Setup of try-onyx:
// axi_dma_controller
module axi_dma_controller #(
    parameter int ADDR_WD = 32,
    parameter int DATA_WD = 32,
    parameter int CHANNEL_COUNT = 8,  
    parameter int MAX_BURST_LEN = 16,  
    localparam int STRB_WD = DATA_WD / 8
) (
    input wire                    clk,
    input wire                    rst,
    input wire                    cmd_valid,
    input wire [ADDR_WD-1:0]      cmd_src_addr,
    input wire [ADDR_WD-1:0]      cmd_dst_addr,
    input wire [1:0]              cmd_burst,
    input wire [ADDR_WD-1:0]      cmd_len,
    input wire [2:0]              cmd_size,
    output wire                   cmd_ready,
    output wire                   M_AXI_ARVALID,
    output wire [ADDR_WD-1:0]     M_AXI_ARADDR,
    output wire [7:0]             M_AXI_ARLEN,
    output wire [2:0]             M_AXI_ARSIZE,
    output wire [1:0]             M_AXI_ARBURST,
    input wire                    M_AXI_ARREADY,
    input wire                    M_AXI_RVALID,
    input wire [DATA_WD-1:0]      M_AXI_RDATA,
    input wire [1:0]              M_AXI_RRESP,
    input wire                    M_AXI_RLAST,
  ...
For scale: about 6400 cells after synthesis, about 2000 flip-flops, roughly 280 I/O pins.
make LEC_CHECK=0 CAP_MARGIN=20 CORE_ASPECT_RATIO=0.71 CORE_MARGIN=2 CORE_UTILIZATION=64 GPL_ROUTABILITY_DRIVEN=1 GPL_TIMING_DRIVEN=1 MAX_ROUTING_LAYER=met5 PLACE_DENSITY_LB_ADDON=0.01 SETUP_SLACK_MARGIN=1.08 SLEW_MARGIN=10 finish   # period 6.42 ns
run.sh (not shown) runs the stock make flow with config.mk's settings and CLKGATE_MAP_FILE=.
To summarise try-onyx: no stage aborted, but the layout did not pass its checks, failing on negative setup slack.
Input changes introduced in try-fjord (baseline for comparison: try-onyx):
Settings: CORE_UTILIZATION now 70, was 64; PLACE_DENSITY_LB_ADDON now 0.0, was 0.01; SETUP_SLACK_MARGIN now 0.74, was 1.08; CTS_CLUSTER_SIZE now 47, previously not set; TNS_END_PERCENT now 5, previously not set; the clock period (ns, I/O delays scaled along) now 2.58, was 6.42.
[summary]
try-fjord did not finish: a tool error stopped it during global routing (5_1_grt).
| routability congestion estimate | lower: try-onyx |
Compared with try-onyx, in try-fjord count of standard-cell rows fell 5; share of synthesized registers carrying an async set or reset about even.
In try-fjord, the post-CTS repair timing setup buffer count came out 59 below the value in try-onyx.
## Diff of input files: try-umber against try-fjord
Settings: PLACE_DENSITY_LB_ADDON now 0.01, was 0.0; SETUP_SLACK_MARGIN now 1.89, was 0.74; TNS_END_PERCENT no longer set, was 5; CTS_CLUSTER_SIZE now 40, was 47; CORE_UTILIZATION now 71, was 70; the clock period (ns, I/O delays scaled along) now 6.42, was 2.58.
## What came out
Flow for try-umber halted at global routing (5_1_grt), error code GRT-0116.
Compared to try-fjord, try-umber has TritonCTS buffer count about 1.7% lower.
In the reports for try-fjord and try-umber, the smaller post-CTS setup-driven buffer insertion count belongs to try-fjord.
try-umber against try-fjord: pre-placement core utilization up 1.1 points, worst slack after detailed placement now larger.
Summary of try-umber over try-fjord: synthesized-area fraction occupied by and/or/nand/nor cells neither gained nor lost much, post-placement cell count went down 411, chip area estimate from yosys synthesis essentially unchanged, chip area went down 1900 sq um.
The post-cts repair resize count in try-fjord is 0.921 times that in try-umber.
As far as sink count of the clock tree goes, try-fjord and try-umber are indistinguishable; the numbers are identical.
diff inputs: try-umber => try-juniper
Settings: CELL_PAD_IN_SITES_GLOBAL_PLACEMENT now 2, previously not set; CTS_CLUSTER_DIAMETER now 334, previously not set; SLEW_MARGIN now 25, was 10; CTS_CLUSTER_SIZE now 15, was 40; PLACE_DENSITY now 0.41, previously not set; CORE_MARGIN now 9, was 2; CORE_UTILIZATION now 58, was 71; CORE_ASPECT_RATIO now 1.17, was 0.71; CELL_PAD_IN_SITES_DETAIL_PLACEMENT now 0, previously not set; GPL_ROUTABILITY_DRIVEN now 0, was 1; SETUP_SLACK_MARGIN now 1.08, was 1.89; HOLD_SLACK_MARGIN now 0.11, previously not set; ABC_AREA now 1, previously not set; PLACE_DENSITY_LB_ADDON no longer set, was 0.01.
--- outcome ---
STATUS run=try-juniper STAGES=ALL_DONE FINAL_CHECKS=FAILED CAUSE=negative setup slack. Relative to try-umber, placement row count has gone up in try-juniper. From try-umber to try-juniper the numbers moved as follows: fraction of the mapped netlist area in compound gates went up by 1.0 points; floorplan core area went up by 24%; worst setup slack before clock tree synthesis went up by 1.26 ns. The CTS buffer count of try-juniper falls short of that of try-umber by 26. Going from try-umber to try-juniper, the summed standard-cell area reported by yosys was found to have gone up by 1400 sq um. try-juniper against try-umber: area after synthesis climbed 1400 sq um, synthesized cell count went up about 50%.

---

Setup of orange:
Starting RTL as in the previous note.
export LEC_CHECK = 0
export ABC_AREA = 0
export CAP_MARGIN = 35
export CELL_PAD_IN_SITES_DETAIL_PLACEMENT = 0
export CELL_PAD_IN_SITES_GLOBAL_PLACEMENT = 1
export CORE_MARGIN = 2
export CORE_UTILIZATION = 71
export GPL_ROUTABILITY_DRIVEN = 1
export GPL_TIMING_DRIVEN = 1
export PLACE_DENSITY_LB_ADDON = 0.09
export SLEW_MARGIN = 20
export TNS_END_PERCENT = 45
create_clock -name core_clock -period 12.1 [get_ports {clk}]
Status(orange) = ERROR, stage = global routing
The following lists how purple was set up differently from orange:
# orange
export LEC_CHECK = 0
export ABC_AREA = 0
export CAP_MARGIN = 35
export CELL_PAD_IN_SITES_DETAIL_PLACEMENT = 0
export CELL_PAD_IN_SITES_GLOBAL_PLACEMENT = 1
export CORE_MARGIN = 2
export CORE_UTILIZATION = 71
export GPL_ROUTABILITY_DRIVEN = 1
export GPL_TIMING_DRIVEN = 1
export PLACE_DENSITY_LB_ADDON = 0.09
export SLEW_MARGIN = 20
export TNS_END_PERCENT = 45
create_clock -name core_clock -period 12.1 [get_ports {clk}]
# purple
export LEC_CHECK = 0
export CAP_MARGIN = 20
export CORE_MARGIN = 2
export CORE_UTILIZATION = 70
export SLEW_MARGIN = 20
create_clock -name core_clock -period 11.7 [get_ports {clk}]
==> comparison <==
The remaining runs in purple and orange completed every stage, whereas orange halted early. Summary of purple over orange: number of register bits inferred by synthesis level; count of cells resized by post-cts repair saw a decrease; die span in y now larger. Compared with orange, in purple post-synthesis average cell area roughly the same; maximum buffer depth of the clock tree level; cell area after placement roughly the same; setup fix buffers added after clock tree synthesis increased by 2 relative to the old numbers; area after synthesis ~0 delta. Number of CTS-inserted buffers: higher on orange. Higher die area was reported by purple, not orange. The count of unique library cells instantiated by Yosys on purple is in line with that on orange.

---

== v49 ==
axi_dma_controller again, from the RTL that the note above started with.
==> flow/config.mk <==
export PLATFORM = sky130hd
export DESIGN_NAME = axi_dma_controller
export DESIGN_NICKNAME = axi_dma_controller
export VERILOG_FILES = /design/flow/design.v
export SDC_FILE = /design/flow/constraint.sdc
export NUM_CORES = 4
export LEC_CHECK = 0
export CAP_MARGIN = 20
export CORE_ASPECT_RATIO = 0.71
export CORE_MARGIN = 2
export CORE_UTILIZATION = 64
export CTS_CLUSTER_SIZE = 57
export GPL_ROUTABILITY_DRIVEN = 1
export GPL_TIMING_DRIVEN = 1
export MAX_ROUTING_LAYER = met5
export PLACE_DENSITY_LB_ADDON = 0.01
export SETUP_SLACK_MARGIN = 1.84
export SLEW_MARGIN = 10
export TNS_END_PERCENT = 5
==> flow/constraint.sdc <==
create_clock -name core_clock -period 6.42 [get_ports {clk}]
set_input_delay 1.2840 -clock core_clock [delete_from_list [all_inputs] [get_ports {clk}]]
set_output_delay 1.2840 -clock core_clock [all_outputs]
set_load 0.01 [all_outputs]
To summarise v49: no stage aborted, but the layout did not pass its checks, failing on setup timing.
Inputs modified between v49 and v24:
# v49
export LEC_CHECK = 0
export CAP_MARGIN = 20
export CORE_ASPECT_RATIO = 0.71
export CORE_MARGIN = 2
export CORE_UTILIZATION = 64
export CTS_CLUSTER_SIZE = 57
export GPL_ROUTABILITY_DRIVEN = 1
export GPL_TIMING_DRIVEN = 1
export MAX_ROUTING_LAYER = met5
export PLACE_DENSITY_LB_ADDON = 0.01
export SETUP_SLACK_MARGIN = 1.84
export SLEW_MARGIN = 10
export TNS_END_PERCENT = 5
create_clock -name core_clock -period 6.42 [get_ports {clk}]
# v24
export LEC_CHECK = 0
export CAP_MARGIN = 20
export CORE_ASPECT_RATIO = 0.71
export CORE_MARGIN = 9
export CORE_UTILIZATION = 28
export GPL_ROUTABILITY_DRIVEN = 1
export GPL_TIMING_DRIVEN = 1
export MAX_ROUTING_LAYER = met5
export PLACE_DENSITY = 0.41
export SETUP_SLACK_MARGIN = 1.08
export SLEW_MARGIN = 10
create_clock -name core_clock -period 6.42 [get_ports {clk}]
[summary]
- Layout checks on v24: not met. Flow itself completed; violations: setup timing.
- Diff v49 and v24: wire length higher in v24
- v49 → v24: utilization of the core after routing went down; cell count along the critical path went up.
> inputs changed (v24 -> v47)
# v24
export LEC_CHECK = 0
export CAP_MARGIN = 20
export CORE_ASPECT_RATIO = 0.71
export CORE_MARGIN = 9
export CORE_UTILIZATION = 28
export GPL_ROUTABILITY_DRIVEN = 1
export GPL_TIMING_DRIVEN = 1
export MAX_ROUTING_LAYER = met5
export PLACE_DENSITY = 0.41
export SETUP_SLACK_MARGIN = 1.08
export SLEW_MARGIN = 10
create_clock -name core_clock -period 6.42 [get_ports {clk}]
# v47
export LEC_CHECK = 0
export CAP_MARGIN = 20
export CORE_ASPECT_RATIO = 0.71
export CORE_MARGIN = 2
export CORE_UTILIZATION = 70
export CTS_CLUSTER_SIZE = 24
export GPL_ROUTABILITY_DRIVEN = 1
export GPL_TIMING_DRIVEN = 1
export MAX_ROUTING_LAYER = met5
export PLACE_DENSITY_LB_ADDON = 0.01
export SETUP_SLACK_MARGIN = -0.49
export SLEW_MARGIN = 10
create_clock -name core_clock -period 6.42 [get_ports {clk}]
==> comparison <==
Run status, v47: aborted in global routing (5_1_grt), error GRT-0232
Buffer count from post-CTS setup fixing delta for v47 relative to v24: 7 lower
Area enclosed by the die boundary shrinks by more than half when moving from v24 to v47.
Diff v24..v47 | count of clock tree sinks | unchanged
Comparing v24 and v47, the lower initial standard-cell utilization of the core was measured on v24.
On detailed placement HPWL, v24 loses to v47.
The final reports for v47 and v24 show TritonCTS buffer count lower in the former.
Per the comparison of v47 with v24, placed standard-cell area moved down, buffer depth of the longest clock path moved down.
The inputs of v3 differ from those of v47 as listed below.
# v47
export LEC_CHECK = 0
export CAP_MARGIN = 20
export CORE_ASPECT_RATIO = 0.71
export CORE_MARGIN = 2
export CORE_UTILIZATION = 70
export CTS_CLUSTER_SIZE = 24
export GPL_ROUTABILITY_DRIVEN = 1
export GPL_TIMING_DRIVEN = 1
export MAX_ROUTING_LAYER = met5
export PLACE_DENSITY_LB_ADDON = 0.01
export SETUP_SLACK_MARGIN = -0.49
export SLEW_MARGIN = 10
create_clock -name core_clock -period 6.42 [get_ports {clk}]
# v3
export LEC_CHECK = 0
export CAP_MARGIN = 20
export CORE_ASPECT_RATIO = 0.71
export CORE_MARGIN = 2
export CORE_UTILIZATION = 67
export CTS_CLUSTER_SIZE = 41
export GPL_ROUTABILITY_DRIVEN = 1
export GPL_TIMING_DRIVEN = 1
export MAX_ROUTING_LAYER = met5
export PLACE_DENSITY_LB_ADDON = 0.0
export SETUP_SLACK_MARGIN = 1.89
export SLEW_MARGIN = 10
export TNS_END_PERCENT = 5
create_clock -name core_clock -period 6.42 [get_ports {clk}]
[summary]
Comparing v3 against v47, there is no change at all in fraction of synthesized area in multiplexers.
[compare] base=v47 new=v3: post-place setup slack lower.
[compare] base=v47 new=v3: total clock buffers created by CTS now sits higher; half-perimeter wire length after detailed placement now sits lower.
Diff v3..v47 | post-synthesis compound-gate area fraction | negligible
Looking at core area, v3 sits about 5% higher than v47 does.
Measured against each other, v3 and v47 differ in number of placed cells counting well taps, the higher figure coming from v3.
On die size: between v3 and v47, it ends up higher for v3.
v3: flow complete, layout not clean; failing: setup timing
v47: it failed during global routing (5_1_grt), and the tool reported GRT-0232.
diff inputs: v3 => v6
# v3
export LEC_CHECK = 0
export CAP_MARGIN = 20
export CORE_ASPECT_RATIO = 0.71
export CORE_MARGIN = 2
export CORE_UTILIZATION = 67
export CTS_CLUSTER_SIZE = 41
export GPL_ROUTABILITY_DRIVEN = 1
export GPL_TIMING_DRIVEN = 1
export MAX_ROUTING_LAYER = met5
export PLACE_DENSITY_LB_ADDON = 0.0
export SETUP_SLACK_MARGIN = 1.89
export SLEW_MARGIN = 10
export TNS_END_PERCENT = 5
create_clock -name core_clock -period 6.42 [get_ports {clk}]
# v6
export LEC_CHECK = 0
export CAP_MARGIN = 20
export CORE_ASPECT_RATIO = 0.71
export CORE_MARGIN = 2
export CORE_UTILIZATION = 72
export CTS_CLUSTER_SIZE = 47
export GPL_ROUTABILITY_DRIVEN = 1
export GPL_TIMING_DRIVEN = 1
export MAX_ROUTING_LAYER = met5
export PLACE_DENSITY_LB_ADDON = 0.0
export SETUP_SLACK_MARGIN = 0.11
export SLEW_MARGIN = 10
export TNS_END_PERCENT = 5
create_clock -name core_clock -period 4.13 [get_ports {clk}]
Findings:
- Die height: v6 vs v3 down 3.5%
- For v6, the flow was terminated by a tool error in global routing (5_1_grt) and produced no final design.
- Die: v6 smaller than v3
- v6 against v3: standard cell area after detailed placement went up; number of standard-cell rows in the floorplan went down.
Modified inputs, v50 compared to v6
# v6
export LEC_CHECK = 0
export CAP_MARGIN = 20
export CORE_ASPECT_RATIO = 0.71
export CORE_MARGIN = 2
export CORE_UTILIZATION = 72
export CTS_CLUSTER_SIZE = 47
export GPL_ROUTABILITY_DRIVEN = 1
export GPL_TIMING_DRIVEN = 1
export MAX_ROUTING_LAYER = met5
export PLACE_DENSITY_LB_ADDON = 0.0
export SETUP_SLACK_MARGIN = 0.11
export SLEW_MARGIN = 10
export TNS_END_PERCENT = 5
create_clock -name core_clock -period 4.13 [get_ports {clk}]
# v50
export LEC_CHECK = 0
export CAP_MARGIN = 0
export CORE_ASPECT_RATIO = 0.71
export CORE_MARGIN = 2
export CORE_UTILIZATION = 72
export CTS_CLUSTER_DIAMETER = 363
export CTS_CLUSTER_SIZE = 47
export GPL_ROUTABILITY_DRIVEN = 1
export GPL_TIMING_DRIVEN = 1
export MAX_ROUTING_LAYER = met5
export PLACE_DENSITY_LB_ADDON = 0.0
export SETUP_SLACK_MARGIN = 1.16
export SLEW_MARGIN = 20
export TNS_END_PERCENT = 100
create_clock -name core_clock -period 3.92 [get_ports {clk}]
Findings:
Reported for v50 and v6, die boundary width turned out identical to the last digit. Across both runs, post-CTS setup buffer count was higher for v50 than for v6. For v50, the flow was terminated by a tool error in global routing (5_1_grt) and produced no final design. Taking v6 as the reference, in v50 cell resize tally after clock tree synthesis went up about 10%, global placer's final weighted congestion went down 0.0064, pre-CTS setup slack went up 0.23 ns, count of standard-cell rows held. As far as Yosys chip area goes, v50 and v6 are indistinguishable; the numbers are identical.

---

axi_dma_controller again, from the RTL that the note above started with.
make LEC_CHECK=0 ABC_AREA=0 CAP_MARGIN=25 CELL_PAD_IN_SITES_GLOBAL_PLACEMENT=1 CORE_MARGIN=9 CORE_UTILIZATION=21 GPL_ROUTABILITY_DRIVEN=1 HOLD_SLACK_MARGIN=0.23 MIN_ROUTING_LAYER=met2 PLACE_DENSITY_LB_ADDON=0.14 SETUP_SLACK_MARGIN=-0.17 SLEW_MARGIN=25 TNS_END_PERCENT=100 finish   # period 9.49 ns
The starting point completed and failed the layout checks on setup timing.
Rerun with:
Settings changed: ABC_AREA 0 to 1, CAP_MARGIN 25 to 20, CELL_PAD_IN_SITES_GLOBAL_PLACEMENT 1 to unset, CORE_MARGIN 9 to 2, CORE_UTILIZATION 21 to 72, CTS_CLUSTER_SIZE set to 79, GPL_ROUTABILITY_DRIVEN 1 to unset, HOLD_SLACK_MARGIN 0.23 to unset, MIN_ROUTING_LAYER met2 to unset, PLACE_DENSITY_LB_ADDON 0.14 to unset, SLEW_MARGIN 25 to 20, TNS_END_PERCENT 100 to unset.
Clock period 9.49 ns to 3.67 ns, I/O delays scaled along.
With this change the flow ended with an error in global routing with GRT-0232.
Area after synthesis climbs by about 1.5%.
Die size drops by 71%.
Synthesized cell count climbs by about 50%.
Rerun with:
Settings changed: CTS_CLUSTER_DIAMETER set to 370, HOLD_SLACK_MARGIN set to 0.29, PLACE_DENSITY set to 0.37.
After rerunning: The changed run ended with an error in global routing. Die area is unchanged. Synthesized cell count is unchanged. Synthesized area is unchanged.
Rerun with:
Settings changed: ABC_AREA 1 to unset, CORE_UTILIZATION 72 to 40, CTS_CLUSTER_DIAMETER 370 to unset, CTS_CLUSTER_SIZE 79 to unset, HOLD_SLACK_MARGIN 0.29 to unset, PLACE_DENSITY 0.37 to unset, SETUP_SLACK_MARGIN -0.17 to unset.
Clock period 3.67 ns to 12.0 ns, I/O delays scaled along.
Outcome: The changed run completed without violations. Die area rises by 76%. Area after synthesis falls by 1.5%. Synthesized cell count falls by 33%.
Rerun with:
Settings changed: ABC_AREA set to 1, CELL_PAD_IN_SITES_GLOBAL_PLACEMENT set to 3, PLACE_DENSITY_LB_ADDON set to 0.12.
=>
- non-clock buffer count goes down by 79
- count of clock-buffer cells in the layout grows by 35
- core utilization decreases by 0.23 points
- flip-flop count does not change
- setup slack gains 170 ps
